==> build 8 <==
## gioco
module gioco(
	i_ani_stb,														 
	i_clk,															 
	i_rst,															 
	i_animate,														 
	i_dx, 															 
	i_sx,																 
	i_start,															 
	o_x1_pal, o_x2_pal,											 
	o_y1_pal, o_y2_pal,
	o_x1_nav, o_x2_nav,											 
	o_y1_nav, o_y2_nav,
	bri1,bri2,bri3,bri4,bri5,bri6,bri7,bri8,bri9,bri10, 
	ok, ko,															 
	ff_life															 
);
input i_ani_stb, i_clk, i_rst, i_animate, i_dx, i_sx, i_start;
output [9:0] o_x1_pal, o_x2_pal, o_y1_pal, o_y2_pal, o_x1_nav, o_x2_nav, o_y1_nav, o_y2_nav;
output reg bri1,bri2,bri3,bri4,bri5,bri6,bri7,bri8,bri9,bri10;
output reg ok,ko;												
output [1:0] ff_life;
wire ff_bri1, ff_bri2, ff_bri3, ff_bri4,ff_bri5, ff_bri6, ff_bri7, ff_bri8,ff_bri9, ff_bri10;
wire [9:0] ff_x_nav,ff_y_nav,ff_x_pal,ff_y_pal;	
wire ff_x_dirpal,ff_y_dirpal;							
wire [3:0] ff_brick;
wire [1:0] ff_red1,ff_red2,ff_red3,ff_red4;
wire [1:0] ff_blue5,ff_blue6,ff_blue7;
parameter H_SIZE_BRI = 10'd 32;					 
  ...
export LEC_CHECK = 0
export ABC_AREA = 1
export CAP_MARGIN = 20
export CORE_MARGIN = 2
export CORE_UTILIZATION = 72
export CTS_CLUSTER_DIAMETER = 177
export CTS_CLUSTER_SIZE = 97
export SETUP_SLACK_MARGIN = -1.5
export SLEW_MARGIN = 20
export TNS_END_PERCENT = 20
create_clock -name core_clock -period 17.7 [get_ports {i_clk}]
run.sh (not shown) runs the stock make flow with config.mk's settings and CLKGATE_MAP_FILE=.
==> trial 20 (differences from build 8) <==
ABC_AREA = unset   (was 1)
CAP_MARGIN = 35   (was 20)
CORE_ASPECT_RATIO = 0.72   (was unset)
CTS_CLUSTER_DIAMETER = unset   (was 177)
CTS_CLUSTER_SIZE = 21   (was 97)
MIN_ROUTING_LAYER = met1   (was unset)
SETUP_SLACK_MARGIN = unset   (was -1.5)
TNS_END_PERCENT = unset   (was 20)
==> flow/constraint.sdc (replaced) <==
create_clock -name core_clock -period 10.0 [get_ports {i_clk}]
set_input_delay 2.0000 -clock core_clock [delete_from_list [all_inputs] [get_ports {i_clk}]]
set_output_delay 2.0000 -clock core_clock [all_outputs]
set_load 0.01 [all_outputs]
==> trial 33 (differences from build 8) <==
ABC_AREA = unset   (was 1)
CORE_UTILIZATION = 58   (was 72)
CTS_CLUSTER_DIAMETER = 167   (was 177)
CTS_CLUSTER_SIZE = 100   (was 97)
SETUP_SLACK_MARGIN = unset   (was -1.5)
TNS_END_PERCENT = unset   (was 20)
==> flow/constraint.sdc (replaced) <==
create_clock -name core_clock -period 24.0 [get_ports {i_clk}]
set_input_delay 4.8000 -clock core_clock [delete_from_list [all_inputs] [get_ports {i_clk}]]
set_output_delay 4.8000 -clock core_clock [all_outputs]
set_load 0.01 [all_outputs]
==> build 67 (differences from build 8) <==
CORE_UTILIZATION = 68   (was 72)
CTS_CLUSTER_DIAMETER = 121   (was 177)
CTS_CLUSTER_SIZE = 40   (was 97)
SETUP_SLACK_MARGIN = unset   (was -1.5)
TNS_END_PERCENT = unset   (was 20)
==> flow/constraint.sdc (replaced) <==
create_clock -name core_clock -period 14.8 [get_ports {i_clk}]
set_input_delay 2.9600 -clock core_clock [delete_from_list [all_inputs] [get_ports {i_clk}]]
set_output_delay 2.9600 -clock core_clock [all_outputs]
set_load 0.01 [all_outputs]
==> results <==
| metric | build 67 | trial 20 | build 8 | trial 33 |
|---|---|---|---|---|
| Count of H-tree levels built during CTS | 3 | - | 3 | 3 |
| Vertical die dimension | 151 um | 122 um | 147 um | 158 um |
| Part of the power in combinational logic | - | - | 52.8% | 45.0% |
| Cell Type Count | 63 | 107 | 63 | 107 |
| Area of the core | 21100 um^2 | 18600 um^2 | 20100 um^2 | 23500 um^2 |
| Result of the run | did not finish | did not finish | complete, but fails checks | timing/DRC/antenna clean |
| Stage where the flow stopped | global routing | detailed placement | - | - |
| Layout check failures | - | - | negative setup slack | - |
| Die X-Extent | 151 um | 167 um | 147 um | 158 um |
| Switching pwr | - | - | 363 uW | 232 uW |
| Number of fill cells in the layout | - | - | 1421 | 2191 |
| Internal power component | - | - | 419 uW | 282 uW |
| Actual slew at the worst max-slew pin | - | - | 1070 ps | 1210 ps |
| Average vias per placed instance | - | - | 6.23 | 6.87 |
| Sequential Power Share | - | - | 23.4% | 26.9% |
| Post-Synth AOI/OAI Area | 14.3% | 26.4% | 14.3% | 26.4% |

==> inputs of cedar <==
Starting RTL as in the previous note.
clock: 16.9 ns
lec_check: 0
cap_margin: 20
core_margin: 2
core_utilization: 71
cts_cluster_diameter: 45
cts_cluster_size: 40
place_density_lb_addon: 0.28
slew_margin: 20
==> fjord: changes against cedar <==
CORE_ASPECT_RATIO = 1.36   (was default)
CORE_MARGIN = 5   (was 2)
CORE_UTILIZATION = 64   (was 71)
CTS_CLUSTER_DIAMETER = default   (was 45)
CTS_CLUSTER_SIZE = default   (was 40)
HOLD_SLACK_MARGIN = 0.26   (was default)
PLACE_DENSITY = 0.37   (was default)
PLACE_DENSITY_LB_ADDON = default   (was 0.28)
==> flow/constraint.sdc (replaced) <==
create_clock -name core_clock -period 24.0 [get_ports {i_clk}]
set_input_delay 4.8000 -clock core_clock [delete_from_list [all_inputs] [get_ports {i_clk}]]
set_output_delay 4.8000 -clock core_clock [all_outputs]
set_load 0.01 [all_outputs]
==> sierra: changes against cedar <==
CORE_UTILIZATION = 72   (was 71)
CTS_CLUSTER_DIAMETER = 228   (was 45)
CTS_CLUSTER_SIZE = 36   (was 40)
PLACE_DENSITY_LB_ADDON = default   (was 0.28)
SETUP_SLACK_MARGIN = 0.96   (was default)
==> flow/constraint.sdc (replaced) <==
create_clock -name core_clock -period 16.2 [get_ports {i_clk}]
set_input_delay 3.2400 -clock core_clock [delete_from_list [all_inputs] [get_ports {i_clk}]]
set_output_delay 3.2400 -clock core_clock [all_outputs]
set_load 0.01 [all_outputs]
==> results <==
item	cedar	fjord	sierra
Result of the run	aborted with a tool error	timing/DRC/antenna clean	aborted with a tool error
Last stage reached	global routing (5_1_grt)	-	global routing (5_1_grt)
Detailed Place HPWL	39300 µm	42200 µm	39700 µm
Most used standard cell by instance count after synthesis	nand2_1	nand2_1	nand2_1
Number of buffers inserted by port buffering	100	100	100
Die area	0.0206 mm²	0.0247 mm²	0.0203 mm²
Post-CTS resize count	57	0	49
Area inside the core boundary	0.0193 mm²	0.0212 mm²	0.0188 mm²
Global placer's final weighted congestion	1.26	1.12	1.22
Floorplan Utilization	71.8%	65.3%	73.7%
DP Worst Slack	-663 ps	3360 ps	-682 ps
Cell Rows	51	62	50
Count of flip-flops with a built-in enable after synthesis	0	0	0
Total instance count after detailed placement	2348	2309	2318
Part of the Yosys area used for sequential elements	11.1%	11.1%	11.1%
Post-CTS Repair Setup Buffers	43	0	45
Vertical die dimension	144 µm	181 µm	143 µm
Horizontal die dimension	144 µm	136 µm	143 µm
Xor/xnor share	11.9%	11.9%	11.9%
Clock Tree Root	clkbuf_16	clkbuf_16	clkbuf_16
Placement Cell Area	0.0156 mm²	0.0150 mm²	0.0157 mm²
No activity file was given, so power comes from the tool's default toggle rates.
